==> flow/design.v <==
`default_nettype none
`timescale 1ns / 1ps
module mul #(
    WIDTH=25,   
    FBITS=20    
    )(
    input wire signed [WIDTH-1:0] a,    
    input wire signed [WIDTH-1:0] b,    
    output reg signed [WIDTH-1:0] val   
    );
    localparam IBITS = WIDTH - FBITS;     
    localparam MSB = 2*WIDTH - IBITS - 1;  
    localparam LSB = WIDTH - IBITS;        
    localparam HALF = {1'b1, {FBITS-1{1'b0}}}; 
    reg sig_diff;   
    reg signed [WIDTH-1:0] a1, b1;   
    reg signed [WIDTH-1:0] prod_t;   
    reg signed [2*WIDTH-1:0] prod;   
    reg [FBITS-1:0] rbits;           
    reg round;   
    reg even;    
    reg signed [WIDTH-1:0] u_result;    
    always @(*) begin
        sig_diff = a[WIDTH-1] ^ b[WIDTH-1];
        a1 = a[WIDTH-1] ? -a : a;    
        b1 = b[WIDTH-1] ? -b : b;    
        prod = a1 * b1;  
        prod_t = prod[MSB:LSB];  
        rbits  = prod[FBITS-1:0];  
        round  = prod[FBITS-1];    
        even  = ~prod[FBITS];      
         u_result = (round && !(even && rbits == HALF)) ? prod_t + 25'b1 : prod_t;  
         val = sig_diff ? -u_result : u_result;
        end
endmodule
`timescale 1ns / 1ps
 module random(
  output wire [31:0] out,
  input wire clk,  
  input wire reset,
  input wire request        
  ); 
  parameter [31:0] mod = 32'b1000_0000_0000_0000_0000_0000_0000_0000;  
  parameter [31:0] a = 32'd22695477;    
  parameter [31:0] c = 32'b1;            
  reg [31:0] temp;              
  reg [63:0] temp1;             
  reg [31:0] temp2;             
  reg [31:0] temp_out;          
  reg [1:0] state;              
always @(posedge clk) begin
        if(state == 2'b00)
            temp1 <= temp * a + c;   
        else if(state == 2'b01)
            temp2 <= temp1 % mod;    
end
always @(posedge clk or posedge reset) begin
        if (reset) begin
            temp <= 32'd13;
            state <= 2'b00;
            temp_out <= 32'd0;
        end
        else begin
            if(state == 2'b00) begin 
                state <= 2'b01;
            end
            else if(state == 2'b01) begin
                state <= 2'b10;
            end
            else begin
                temp <= temp2;         
                if(request) 
                    state <= 2'b00;    
            end
            if (request)
                temp_out <= temp2;
        end
end
assign out = temp_out;
 endmodule
`default_nettype none
`timescale 1ns / 1ps
module barnsley #(
    FP_WIDTH=25,    
    FP_INT=5       
    ) (
    input  wire clk,                                     
    input wire reset,                                    
    output wire [19:0] iter_max,                          
    input wire iter_change,                              
    output reg done,                                     
    output wire complete,                                
    output reg signed [FP_WIDTH-1:0] xn,                 
    output reg signed [FP_WIDTH-1:0] yn
    );
    reg signed [FP_WIDTH-1:0] mul_a_1, mul_b_1, mul_a_2, mul_b_2;
    wire signed [FP_WIDTH-1:0] mul_val_1, mul_val_2;
    mul #(.WIDTH(FP_WIDTH), .FBITS(FP_WIDTH - FP_INT)) mul_inst_0 (
        /*verilator lint_on PINCONNECTEMPTY*/
        .a(mul_a_1),
        .b(mul_b_1),
        .val(mul_val_1)
    );
    mul #(.WIDTH(FP_WIDTH), .FBITS(FP_WIDTH - FP_INT)) mul_inst_1 (
        /*verilator lint_on PINCONNECTEMPTY*/
        .a(mul_a_2),
        .b(mul_b_2),
        .val(mul_val_2)
    );
    wire [31:0] random_out;
    random random_inst(.out(random_out), .clk(clk), .reset(reset), .request(done) );
    reg [19:0] n;
    reg signed [FP_WIDTH-1:0] x;
    reg signed [FP_WIDTH-1:0] y;
    reg [3:0] state;  
    reg [19:0] iter_value;
    reg iter_reg;
    wire iter_button;
    always @(posedge clk) 
    begin
        iter_reg <= iter_change;
    end
    assign iter_button = iter_change & ~iter_reg;
    localparam signed [FP_WIDTH-1:0] FP_0_16 = 25'b0000000101000111101011100;  
    localparam signed [FP_WIDTH-1:0] FP_0_15 = 25'b0000000100110011001100110;  
    localparam signed [FP_WIDTH-1:0] NFP_0_15 = 25'b1111111011001100110011010;  
    localparam signed [FP_WIDTH-1:0] FP_0_85 = 25'b0000011011001100110011001;  
    localparam signed [FP_WIDTH-1:0] FP_0_04 = 25'b0000000001010001111010111;   
    localparam signed [FP_WIDTH-1:0] NFP_0_04 = 25'b1111110011001100110011010;  
    localparam signed [FP_WIDTH-1:0] FP_0_2  = 25'b0000000110011001100110011;   
    localparam signed [FP_WIDTH-1:0] FP_0_23 = 25'b0000000111010111000010100;  
    localparam signed [FP_WIDTH-1:0] FP_0_22 = 25'b0000000111000010100011110;  
    localparam signed [FP_WIDTH-1:0] FP_0_24 = 25'b0000000111101011100001010;  
    localparam signed [FP_WIDTH-1:0] FP_0_26 = 25'b0000001000010100011110101;  
    localparam signed [FP_WIDTH-1:0] NFP_0_26 = 25'b1111110111101011100001011; 
    localparam signed [FP_WIDTH-1:0] FP_0_28 = 25'b0000001000111101011100001;  
    localparam signed [FP_WIDTH-1:0] FP_1_5  = 25'b0000110000000000000000000;  
    assign complete = (n >= iter_value);
    always @(posedge clk or posedge reset) 
    begin
        if (reset) 
            begin
                x <= 0;  y <= 0;
                xn <= 0; yn <= 0;
                n <= 0;  done <= 0;
                state <= 0;
                iter_value <= 1000;
            end
        else if (iter_button) 
            begin
                done <= 0;
                if (iter_value < 10000)
                    iter_value <= iter_value + 3000; 
            end
        else if (complete)
            done <= 0;
        else
            begin
                case (state)
                    4'b0000: 
                    begin
                        done <= 0;
                        state <= 4'b0001;
                    end
                    4'b0001: 
                    begin
                        done <= 0;
                        if (random_out < 32'd21474836)
                                xn <= 0;
                        else if (random_out < 32'd1846835936)
                            begin 
                                mul_a_1 <= x;
                                mul_b_1 <= FP_0_85;  
                                mul_a_2 <= y;
                                mul_b_2 <= FP_0_04;  
                            end
                        else if (random_out < 32'd1997159792)
                            begin 
                                mul_a_1 <= x;
                                mul_b_1 <= FP_0_2;  
                                mul_a_2 <= y;
                                mul_b_2 <= (FP_0_26);  
                            end
                        else 
                            begin
                                mul_a_1 <= x;
                                mul_b_1 <= (FP_0_15);  
                                mul_a_2 <= y;
                                mul_b_2 <= FP_0_28;  
                            end
                        state <= 4'b0010;
                    end
                    4'b0010: 
                    begin
                        done <= 0;
                        if (random_out < 32'd21474836)
                                xn <= 0;
                        else if (random_out < 32'd1846835936)
                            begin
                                xn <= mul_val_1 + mul_val_2; 
                            end
                        else if (random_out < 32'd1997159792)
                            begin 
                                xn <= mul_val_1 - mul_val_2; 
                            end
                        else 
                            begin
                                xn <= -mul_val_1 + mul_val_2;
                            end
                        state <= 4'b0011;
                    end
                    4'b0011: 
                    begin
                        done <= 0;
                        if (random_out < 32'd21474836)
                            begin
                                mul_a_1 <= FP_0_16;  
                                mul_b_1 <= y; 
                            end
                        else if (random_out < 32'd1846835936)
                            begin 
                                mul_a_1 <= x;
                                mul_b_1 <= (FP_0_04);  
                                mul_a_2 <= y;
                                mul_b_2 <= FP_0_85;  
                            end
                        else if (random_out < 32'd1997159792)
                            begin 
                                mul_a_1 <= x;
                                mul_b_1 <= FP_0_23;  
                                mul_a_2 <= y;
                                mul_b_2 <= FP_0_22;  
                            end
                        else 
                            begin
                                mul_a_1 <= x;
                                mul_b_1 <= FP_0_26;  
                                mul_a_2 <= y;
                                mul_b_2 <= FP_0_24;  
                            end
                        state <= 4'b0100;
                    end 
                    4'b0100: 
                    begin
                        done <= 0;
                        if (random_out < 32'd21474836)
                            begin
                                yn <= mul_val_1;
                            end
                        else if (random_out < 32'd1846835936) 
                            begin 
                                yn <= -mul_val_1 + mul_val_2 + FP_1_5;
                            end
                        else if (random_out < 32'd1997159792)
                            begin 
                                yn <= mul_val_1 + mul_val_2 + FP_1_5;
                            end
                        else 
                            begin
                                yn <= mul_val_1 + mul_val_2;
                            end
                        state <= 4'b0101;
                    end                     
                    4'b0101:
                    begin
                        x <= xn;
                        y <= yn;
                        n <= n + 1;
                        done <= 1;
                        state <= 4'b0000;
                    end
                endcase
            end
    end
    assign iter_max = iter_value;
endmodule
clock: 11.9 ns
lec_check: 0
abc_area: 1
cap_margin: 15
core_margin: 2
core_utilization: 71
cts_cluster_size: 37
slew_margin: 20
run.sh (not shown) runs the stock make flow with config.mk's settings and CLKGATE_MAP_FILE=.
The first run produced a layout that fails on setup timing.
Change:
- ABC_AREA: 1 -> unset
- CAP_MARGIN: 15 -> 20
- CORE_UTILIZATION: 71 -> 72
- CTS_CLUSTER_DIAMETER: unset -> 28
- CTS_CLUSTER_SIZE: 37 -> unset
- MAX_ROUTING_LAYER: unset -> met4
- PLACE_DENSITY_LB_ADDON: unset -> 0.24
- SETUP_SLACK_MARGIN: unset -> 2.54
- TNS_END_PERCENT: unset -> 5
- clock period: 11.9 -> 10.5 ns (I/O delays scaled with it)
This time the run failed in global routing (5_1_grt). Area after synthesis went down by 4.8%. Die area goes down by 6.1%. Synthesized cell count went down by 20%.
Change:
- CORE_UTILIZATION: 72 -> 65
- CTS_CLUSTER_DIAMETER: 28 -> unset
- MAX_ROUTING_LAYER: met4 -> unset
- PLACE_DENSITY_LB_ADDON: 0.24 -> unset
- SETUP_SLACK_MARGIN: 2.54 -> unset
- TNS_END_PERCENT: 5 -> unset
- clock period: 10.5 -> 12.2 ns (I/O delays scaled with it)
The new run finished but failed the layout checks on setup timing.
Synthesized cell count is unchanged.
Synthesized area stays the same.
Die size is higher by roughly a tenth.
Change:
- ABC_AREA: unset -> 1
- CORE_UTILIZATION: 65 -> 72
- CTS_CLUSTER_SIZE: unset -> 99
- PLACE_DENSITY: unset -> 0.36
- TNS_END_PERCENT: unset -> 10
- clock period: 12.2 -> 9.61 ns (I/O delays scaled with it)
Outcome: With this change the flow died in global routing (5_1_grt) with GRT-0232. Die size came out lower by about 5%. Area after synthesis increases by about 5%. Synthesized cell count came out higher by about 25%.
Change:
- ABC_AREA: 1 -> unset
- CORE_UTILIZATION: 72 -> 40
- CTS_CLUSTER_SIZE: 99 -> unset
- PLACE_DENSITY: 0.36 -> unset
- TNS_END_PERCENT: 10 -> unset
- clock period: 9.61 -> 14.8 ns (I/O delays scaled with it)
Outcome:
- With this change the flow finished with timing, DRC and antenna clean
- area after synthesis drops by 4.8%
- die size climbs by about 70%
- synthesized cell count drops by about 20%
Change:
- CELL_PAD_IN_SITES_GLOBAL_PLACEMENT: unset -> 3
- CORE_MARGIN: 2 -> 5
- CORE_UTILIZATION: 40 -> 57
- CTS_CLUSTER_SIZE: unset -> 71
- SETUP_SLACK_MARGIN: unset -> 1.9
- clock period: 14.8 -> 15.0 ns (I/O delays scaled with it)
The new run never finished: it broke off in global placement without I/O (3_1_place_gp_skip_io).
Synthesized area stays the same.
Die size shrinks by 27%.
Synthesized cell count is unchanged.
